Design Microprocessor, start of the top module:
module Microprocessor(
    input oscillator,
    input reset,
    input [7:0] instruction,
    output [6:0] seg1,
    output [6:0] seg2,
    output [6:0] seg3,
    output [6:0] seg4,
    output [7:0] PC
);
    wire clk;
    wire [7:0] nextPC;
    wire [1:0] rs, rt, rd, RegisterDestination, operation;
    wire [7:0] rsData, rtData, writeData, ALUResult, MemoryResult, MemoryAddress;
    wire RegWrite, MemRead, MemWrite, Branch;
    assign clk = oscillator;
    assign rs = instruction[5:4];
    assign rt = instruction[3:2];
    assign rd = instruction[1:0];
    assign operation = instruction[7:6];
    ControlUnit cu(
        .op(instruction[7:6]),
        .ALUControl(ALUControl),
        .RegWrite(RegWrite),
        .MemRead(MemRead),
        .MemWrite(MemWrite),
        .Branch(Branch)
    );
	 assign writeData = (operation==2'b00) ? ALUResult 
	 			: (operation == 2'b11) ? {6'b000000, rd}
	 			: MemoryResult;
	 assign RegisterDestination = ALUControl ? rd : rt;
    RegisterFile rf(
        .reset(reset),
        .rs(rs),
        .rt(rt),
        .rd(RegisterDestination),
        .writeData(writeData),
        .RegWrite(RegWrite),
        .clk(clk),
        .rsData(rsData),
        .rtData(rtData)
    );
    ALU alu(
        .A(rsData),
        .B(rtData),
        .Y(ALUResult)
    );
	 assign MemoryAddress = (rd == 2'b00) ? rsData :
									(rd ==2'b01) ? rsData + 8'b00000001:
									(rd ==2'b10) ? rsData - 8'b00000010:
									(rd ==2'b11) ? rsData - 8'b00000001 :
									rsData;
    DataMemory dm(
        .reset(reset),
        .clk(clk),
        .address(MemoryAddress),
        .writeData(rtData),
        .MemWrite(MemWrite),
        .MemRead(MemRead),
        .readData(MemoryResult)
    );
    ProgramCounter pc(
        .clk(clk),
        .reset(reset),
        .nextPC(nextPC),
        .PC(PC)
    );
	 assign nextPC = (rd == 2'b00) ? PC + 1 :
                    (rd == 2'b01) ? (Branch ? PC + 2 : PC + 1) :
                    (rd == 2'b10) ? (Branch ? PC - 1 : PC + 1) :
  ...
Size: ~1,500 cells after synthesis, roughly 300 flip-flops, about 46 I/O pins.
Settings: LEC_CHECK=0, CAP_MARGIN=15, CORE_ASPECT_RATIO=0.68, CORE_MARGIN=2, CORE_UTILIZATION=57, CTS_CLUSTER_DIAMETER=238, GPL_ROUTABILITY_DRIVEN=1, MIN_ROUTING_LAYER=met1, SETUP_SLACK_MARGIN=1.59, SLEW_MARGIN=5, TNS_END_PERCENT=5; clock period 7.48 ns.
run.sh (not shown) runs the stock make flow with config.mk's settings and CLKGATE_MAP_FILE=.
The starting point completed, yet does not pass: negative setup slack.
Rerun with:
ABC_AREA = 0   (was not set)
CAP_MARGIN = 20   (was 15)
CORE_ASPECT_RATIO = not set   (was 0.68)
CORE_UTILIZATION = 64   (was 57)
CTS_CLUSTER_DIAMETER = not set   (was 238)
GPL_ROUTABILITY_DRIVEN = not set   (was 1)
MIN_ROUTING_LAYER = not set   (was met1)
PLACE_DENSITY = 0.36   (was not set)
SETUP_SLACK_MARGIN = not set   (was 1.59)
SLEW_MARGIN = 20   (was 5)
TNS_END_PERCENT = not set   (was 5)
clock period = 5.4 ns   (was 7.48 ns; I/O delays follow)
The new run completed, yet does not pass: negative setup slack.
Via count came out higher by a little under a tenth.
Total power went up by well over a third.
Die area goes down by roughly a tenth.
Synthesized area stays the same.
Worst setup slack gets worse by 1.4 ns.
Non-clock buffer count went up by 41.
Final area climbs by a few percent.
Wire length rose by a few percent.
Sequential cell count stays the same.

========
Starting RTL as in the previous note.
clock: 5.5 ns
lec_check: 0
abc_area: 1
cap_margin: 20
core_margin: 2
core_utilization: 66
slew_margin: 5
The starting point completed and failed the layout checks on negative setup slack.
Edit:
--- a/flow/config.mk
+++ b/flow/config.mk
@@ -8,2 +8,2 @@
-export ABC_AREA = 1
-export CAP_MARGIN = 20
+export CAP_MARGIN = 15
+export CORE_ASPECT_RATIO = 1.03
@@ -11 +11,4 @@
-export CORE_UTILIZATION = 66
+export CORE_UTILIZATION = 70
+export CTS_CLUSTER_DIAMETER = 238
+export GPL_ROUTABILITY_DRIVEN = 1
+export MIN_ROUTING_LAYER = met1
@@ -12,0 +16 @@
+export TNS_END_PERCENT = 100
==> flow/constraint.sdc (replaced) <==
create_clock -name core_clock -period 11.0 [get_ports {oscillator}]
set_input_delay 2.2000 -clock core_clock [delete_from_list [all_inputs] [get_ports {oscillator}]]
set_output_delay 2.2000 -clock core_clock [all_outputs]
set_load 0.01 [all_outputs]
Result:
- With this change the flow completed with no timing, DRC or antenna violations
- sequential power went down by well over a third
- count of clock-buffer cells in the layout went down by 3
- combinational power went down by well over a third
- clock power went down by well over a third
- global-route usage went up by 4.2 points
- die area went down by a few percent
- wire length went down by a few percent
- hold slack improves by 0.018 ns
- sequential cell count is unchanged
- power went down by well over a third
- setup slack improves by 1.0 ns
Edit:
--- a/flow/config.mk
+++ b/flow/config.mk
@@ -7,0 +8 @@
+export ABC_AREA = 1
@@ -9 +10 @@
-export CORE_ASPECT_RATIO = 1.03
+export CORE_ASPECT_RATIO = 0.68
@@ -11 +12 @@
-export CORE_UTILIZATION = 70
+export CORE_UTILIZATION = 72
@@ -13 +14 @@
-export GPL_ROUTABILITY_DRIVEN = 1
+export GPL_ROUTABILITY_DRIVEN = 0
@@ -14,0 +16,2 @@
+export PLACE_DENSITY_LB_ADDON = 0.04
+export SETUP_SLACK_MARGIN = 1.59
@@ -16 +19 @@
-export TNS_END_PERCENT = 100
+export TNS_END_PERCENT = 40
==> flow/constraint.sdc (replaced) <==
create_clock -name core_clock -period 5.61 [get_ports {oscillator}]
set_input_delay 1.1220 -clock core_clock [delete_from_list [all_inputs] [get_ports {oscillator}]]
set_output_delay 1.1220 -clock core_clock [all_outputs]
set_load 0.01 [all_outputs]
The new run failed in global routing (GRT-0232).
Synthesized cell count rises by 44%.
Area after synthesis decreases by 2.4%.
Die area goes down by 4.9%.
Edit:
==> flow/config.mk (replaced) <==
export PLATFORM = sky130hd
export DESIGN_NAME = Microprocessor
export DESIGN_NICKNAME = Microprocessor
export VERILOG_FILES = /design/flow/design.v
export SDC_FILE = /design/flow/constraint.sdc
export NUM_CORES = 4
export LEC_CHECK = 0
export CAP_MARGIN = 20
export CORE_MARGIN = 2
export CORE_UTILIZATION = 40
export SETUP_SLACK_MARGIN = 1.89
export SLEW_MARGIN = 20
==> flow/constraint.sdc (replaced) <==
create_clock -name core_clock -period 9.77 [get_ports {oscillator}]
set_input_delay 1.9540 -clock core_clock [delete_from_list [all_inputs] [get_ports {oscillator}]]
set_output_delay 1.9540 -clock core_clock [all_outputs]
set_load 0.01 [all_outputs]
Now the flow finished clean.
Die size came out higher by 82%.
Area after synthesis came out higher by 2.4%.
Synthesized cell count came out lower by 30%.
Edit:
--- a/flow/config.mk
+++ b/flow/config.mk
@@ -7,0 +8 @@
+export ABC_AREA = 1
@@ -10,2 +11,5 @@
-export CORE_UTILIZATION = 40
-export SETUP_SLACK_MARGIN = 1.89
+export CORE_UTILIZATION = 72
+export CTS_CLUSTER_SIZE = 81
+export HOLD_SLACK_MARGIN = 0.28
+export PLACE_DENSITY_LB_ADDON = 0.03
+export SETUP_SLACK_MARGIN = -0.43
@@ -12,0 +17 @@
+export TNS_END_PERCENT = 5
==> flow/constraint.sdc (replaced) <==
create_clock -name core_clock -period 7.21 [get_ports {oscillator}]
set_input_delay 1.4420 -clock core_clock [delete_from_list [all_inputs] [get_ports {oscillator}]]
set_output_delay 1.4420 -clock core_clock [all_outputs]
set_load 0.01 [all_outputs]
The new run produced a layout that fails on negative setup slack; worst setup slack degrades by 1.5 ns; power rises by about 20%; clock skew rose by 0.0083 ns; wire length went down by about 19%; core utilization rises by 35 points; clock power goes up by about 24%; final cell count is higher by about 15%; first-iteration DRC count rose by about 50%; area after synthesis shrinks by about 2.4%; global-route usage climbs by 15 points.
Edit:
--- a/flow/config.mk
+++ b/flow/config.mk
@@ -8 +7,0 @@
-export ABC_AREA = 1
@@ -11,5 +10 @@
-export CORE_UTILIZATION = 72
-export CTS_CLUSTER_SIZE = 81
-export HOLD_SLACK_MARGIN = 0.28
-export PLACE_DENSITY_LB_ADDON = 0.03
-export SETUP_SLACK_MARGIN = -0.43
+export CORE_UTILIZATION = 40
@@ -17 +11,0 @@
-export TNS_END_PERCENT = 5
==> flow/constraint.sdc (replaced) <==
create_clock -name core_clock -period 9.77 [get_ports {oscillator}]
set_input_delay 1.9540 -clock core_clock [delete_from_list [all_inputs] [get_ports {oscillator}]]
set_output_delay 1.9540 -clock core_clock [all_outputs]
set_load 0.01 [all_outputs]
The new run completed without violations.
Clock power went down by 25%.
Power fell by 24%.
Final cell count falls by about 17%.
Wire length rose by about 18%.
Non-clock buffer count is lower by 40.
First-iteration DRC count drops by about 44%.
Global-route usage is lower by 16 points.
Worst setup slack gets better by 0.36 ns.
Power is estimated from default activity; no workload was simulated.
